Design arm7_execute, start of the top module:
module arm7_execute (
	input             clk,
	input      [31:0] instr_i,   
	input      [31:0] rn_i,      
	input      [31:0] rd_i,      
	input      [31:0] rs_i,      
	input      [31:0] rm_i,      
	input      [31:0] pc_i,      
	input      [3:0]  nzcv_i,    
	output reg [31:0] result_o,
	output reg [3:0]  nzcv_o,
	output reg        wb_o,
	output reg        exec_o
);
export LEC_CHECK = 0
export CAP_MARGIN = 20
export CELL_PAD_IN_SITES_DETAIL_PLACEMENT = 1
export CELL_PAD_IN_SITES_GLOBAL_PLACEMENT = 1
export CORE_ASPECT_RATIO = 0.84
export CORE_MARGIN = 7
export CORE_UTILIZATION = 61
export CTS_CLUSTER_DIAMETER = 111
export HOLD_SLACK_MARGIN = -0.03
export MIN_ROUTING_LAYER = met2
export PLACE_DENSITY = 0.79
export SETUP_SLACK_MARGIN = 1.18
export SLEW_MARGIN = 15
export TNS_END_PERCENT = 25
create_clock -name core_clock -period 13.0 [get_ports {clk}]
run.sh (not shown) runs the stock make flow with config.mk's settings and CLKGATE_MAP_FILE=.
The starting point failed in 4_1_cts.
Change:
Settings changed: CELL_PAD_IN_SITES_DETAIL_PLACEMENT 1 to default, CELL_PAD_IN_SITES_GLOBAL_PLACEMENT 1 to default, CORE_ASPECT_RATIO 0.84 to default, CORE_MARGIN 7 to 2, CORE_UTILIZATION 61 to 40, CTS_CLUSTER_DIAMETER 111 to default, HOLD_SLACK_MARGIN -0.03 to default, MIN_ROUTING_LAYER met2 to default, PLACE_DENSITY 0.79 to default, SETUP_SLACK_MARGIN 1.18 to default, SLEW_MARGIN 15 to 20, TNS_END_PERCENT 25 to default.
With this change the flow produced a clean layout; area after synthesis does not change; die area rose by 41%; synthesized cell count is unchanged.
Change:
Settings changed: CORE_UTILIZATION 40 to 56, SETUP_SLACK_MARGIN from default to -1.01.
Clock period 13.0 ns to 10.1 ns, I/O delays scaled along.
Effect: Now the flow finished with negative setup slack left. Final cell count rose by 5.5%. Non-clock buffer count rose by 767. Die area fell by 28%. Synthesized area is unchanged. Design area rose by about 13%.
Change:
Settings changed: CORE_UTILIZATION 56 to 40, SETUP_SLACK_MARGIN -1.01 to default.
Clock period 10.1 ns to 12.6 ns, I/O delays scaled along.
What happened: This time the run finished clean; core utilization shrinks by 25 points; die size grows by 39%; count of clock-buffer cells in the layout does not change; critical path depth grows by 4.
Change:
Settings changed: CORE_UTILIZATION 40 to 60, CTS_CLUSTER_DIAMETER from default to 275, CTS_CLUSTER_SIZE from default to 97, PLACE_DENSITY from default to 0.37.
Clock period 12.6 ns to 10.9 ns, I/O delays scaled along.
What happened: The new run failed in 5_1_grt; synthesized area does not change; die area shrinks by 33%; synthesized cell count is unchanged.

Starting RTL as in the previous note.
Design arm7_execute, start of the top module:
module arm7_execute (
	input             clk,
	input      [31:0] instr_i,   
	input      [31:0] rn_i,      
	input      [31:0] rd_i,      
	input      [31:0] rs_i,      
	input      [31:0] rm_i,      
	input      [31:0] pc_i,      
	input      [3:0]  nzcv_i,    
	output reg [31:0] result_o,
	output reg [3:0]  nzcv_o,
	output reg        wb_o,
	output reg        exec_o
);
localparam T_MULTIPLY          = 4'd0;
localparam T_DATA_PROCESSING   = 4'd7;
localparam T_LOAD_STORE        = 4'd8;
localparam T_BRANCH            = 4'd11;
localparam OP_SUB              = 4'd2;
localparam OP_ADD              = 4'd4;
reg [31:0] instr_q, rn_q, rd_q, rs_q, rm_q, pc_q;
reg [3:0]  nzcv_q;
always @(posedge clk) begin
	instr_q <= instr_i;
	rn_q    <= rn_i;
	rd_q    <= rd_i;
	rs_q    <= rs_i;
	rm_q    <= rm_i;
	pc_q    <= pc_i;
	nzcv_q  <= nzcv_i;
end
wire [3:0]  instr_type;
wire [31:0] mult_result;
wire [31:0] shifter_result;
wire        c_to_alu;
wire [31:0] alu_result;
wire [3:0]  alu_nzcv;
wire        alu_is_writeback;
wire        will_this_be_executed;
reg        use_shifter;
reg [31:0] alu_operand_1;
reg [31:0] alu_operand_2;
reg [3:0]  alu_opcode;
inst_decode InstructionDecoder(
	.ir(instr_q),
	.instr_type(instr_type)
);
multiplier Multiplier(
	.Rs(rs_q),
	.Rm(rm_q),
	.result(mult_result)
);
always @(*) begin
	alu_operand_2 = 0;
	case (instr_type)
		T_DATA_PROCESSING: begin
			alu_operand_1 = rn_q;
			use_shifter = 1;
			alu_opcode = instr_q[24:21];
		end
		T_MULTIPLY: begin
			alu_operand_1 = (instr_q[21] == 1) ? rd_q : 32'd0;	 
			alu_operand_2 = mult_result;
			use_shifter = 0;
  ...
clock: 13.5 ns
lec_check: 0
cap_margin: 0
cell_pad_in_sites_global_placement: 2
core_margin: 9
core_utilization: 37
cts_cluster_diameter: 194
gpl_routability_driven: 0
gpl_timing_driven: 1
slew_margin: 30
tns_end_percent: 60
Edit:
Settings changed: CAP_MARGIN 0 to 20, CELL_PAD_IN_SITES_DETAIL_PLACEMENT set to 1, CELL_PAD_IN_SITES_GLOBAL_PLACEMENT 2 to 1, CORE_MARGIN 9 to 7, CORE_UTILIZATION 37 to 61, CTS_CLUSTER_DIAMETER 194 to not set, GPL_ROUTABILITY_DRIVEN 0 to not set, GPL_TIMING_DRIVEN 1 to not set, PLACE_DENSITY set to 0.79, SLEW_MARGIN 30 to 15, TNS_END_PERCENT 60 to not set.
Clock period 13.5 ns to 13.0 ns, I/O delays scaled along.
Outcome: Now the flow never finished: it broke off in global routing (5_1_grt) (GRT-0116). Synthesized area is unchanged. Die size fell by about 40%. Synthesized cell count does not change.

arm7_execute again, from the RTL that the note above started with.
clock: 7.95 ns
lec_check: 0
cap_margin: 20
core_margin: 2
core_utilization: 44
slew_margin: 20
The first run reached the layout checks and failed them: negative setup slack.
Then changed:
--- a/flow/config.mk
+++ b/flow/config.mk
@@ -10 +10,3 @@
-export CORE_UTILIZATION = 44
+export CORE_UTILIZATION = 58
+export HOLD_SLACK_MARGIN = 0.3
+export SETUP_SLACK_MARGIN = -0.73
==> flow/constraint.sdc (replaced) <==
create_clock -name core_clock -period 9.45 [get_ports {clk}]
set_input_delay 1.8900 -clock core_clock [delete_from_list [all_inputs] [get_ports {clk}]]
set_output_delay 1.8900 -clock core_clock [all_outputs]
set_load 0.01 [all_outputs]
Effect: The changed run produced a layout that fails on max-capacitance violations, max-slew violations, negative setup slack; non-clock buffer count came out lower by 586; core utilization came out higher by 12 points; fmax goes down by 5.4%; critical path depth grows by 2; synthesized cell count does not change; count of clock-buffer cells in the layout fell by 4; routed wire length decreases by 2.3%.
Then changed:
--- a/flow/config.mk
+++ b/flow/config.mk
@@ -10,3 +10 @@
-export CORE_UTILIZATION = 58
-export HOLD_SLACK_MARGIN = 0.3
-export SETUP_SLACK_MARGIN = -0.73
+export CORE_UTILIZATION = 59
==> flow/constraint.sdc (replaced) <==
create_clock -name core_clock -period 7.03 [get_ports {clk}]
set_input_delay 1.4060 -clock core_clock [delete_from_list [all_inputs] [get_ports {clk}]]
set_output_delay 1.4060 -clock core_clock [all_outputs]
set_load 0.01 [all_outputs]
Result:
- The changed run aborted during global routing (GRT-0232)
- area after synthesis stays the same
- die area came out lower by 1.7%
- synthesized cell count stays the same
Then changed:
--- a/flow/config.mk
+++ b/flow/config.mk
@@ -10 +10 @@
-export CORE_UTILIZATION = 59
+export CORE_UTILIZATION = 44
==> flow/constraint.sdc (replaced) <==
create_clock -name core_clock -period 10.4 [get_ports {clk}]
set_input_delay 2.0800 -clock core_clock [delete_from_list [all_inputs] [get_ports {clk}]]
set_output_delay 2.0800 -clock core_clock [all_outputs]
set_load 0.01 [all_outputs]
What happened: This time the run finished with negative setup slack left. Die area increases by 34%. Synthesized cell count stays the same. Area after synthesis stays the same.
Then changed:
--- a/flow/config.mk
+++ b/flow/config.mk
@@ -10 +10,2 @@
-export CORE_UTILIZATION = 44
+export CORE_UTILIZATION = 59
+export PLACE_DENSITY_LB_ADDON = 0.0
==> flow/constraint.sdc (replaced) <==
create_clock -name core_clock -period 11.5 [get_ports {clk}]
set_input_delay 2.3000 -clock core_clock [delete_from_list [all_inputs] [get_ports {clk}]]
set_output_delay 2.3000 -clock core_clock [all_outputs]
set_load 0.01 [all_outputs]
The new run never finished: it broke off in global routing.
Synthesized area is unchanged.
Synthesized cell count is unchanged.
Die size shrinks by a quarter to a third.
Then changed:
--- a/flow/config.mk
+++ b/flow/config.mk
@@ -10,2 +10,3 @@
-export CORE_UTILIZATION = 59
-export PLACE_DENSITY_LB_ADDON = 0.0
+export CORE_UTILIZATION = 70
+export CTS_CLUSTER_DIAMETER = 374
+export CTS_CLUSTER_SIZE = 40
==> flow/constraint.sdc (replaced) <==
create_clock -name core_clock -period 6.93 [get_ports {clk}]
set_input_delay 1.3860 -clock core_clock [delete_from_list [all_inputs] [get_ports {clk}]]
set_output_delay 1.3860 -clock core_clock [all_outputs]
set_load 0.01 [all_outputs]
Outcome: With this change the flow died in detailed placement; synthesized area is unchanged; die size drops by 15%; synthesized cell count is unchanged.

Starting RTL as in the previous note.
clock: 13.8 ns
lec_check: 0
abc_area: 1
cap_margin: 20
core_aspect_ratio: 1.8
core_margin: 10
core_utilization: 47
cts_cluster_diameter: 297
cts_cluster_size: 99
gpl_routability_driven: 0
gpl_timing_driven: 1
hold_slack_margin: 0.24
place_density_lb_addon: 0.01
setup_slack_margin: -0.6
slew_margin: 20
tns_end_percent: 60
The starting point ended with an error in 5_1_grt, error GRT-0116.
Rerun with:
Settings changed: ABC_AREA 1 to not set, CORE_ASPECT_RATIO 1.8 to not set, CORE_MARGIN 10 to 2, CORE_UTILIZATION 47 to 56, CTS_CLUSTER_DIAMETER 297 to not set, CTS_CLUSTER_SIZE 99 to not set, GPL_ROUTABILITY_DRIVEN 0 to not set, GPL_TIMING_DRIVEN 1 to not set, HOLD_SLACK_MARGIN 0.24 to not set, PLACE_DENSITY_LB_ADDON 0.01 to not set, SETUP_SLACK_MARGIN -0.6 to -0.74, TNS_END_PERCENT 60 to not set.
Clock period 13.8 ns to 9.59 ns, I/O delays scaled along.
Effect:
- With this change the flow finished with negative setup slack left
- synthesized cell count decreases by 24%
- die area goes down by 27%
- synthesized area falls by 3.7%
Rerun with:
Settings changed: CORE_UTILIZATION 56 to 61, HOLD_SLACK_MARGIN set to 0.3, SETUP_SLACK_MARGIN -0.74 to -0.69.
Clock period 9.59 ns to 10.1 ns, I/O delays scaled along.
Result: The new run failed in 5_1_grt, error GRT-0232; area after synthesis does not change; die area is lower by a little under a tenth; synthesized cell count does not change.
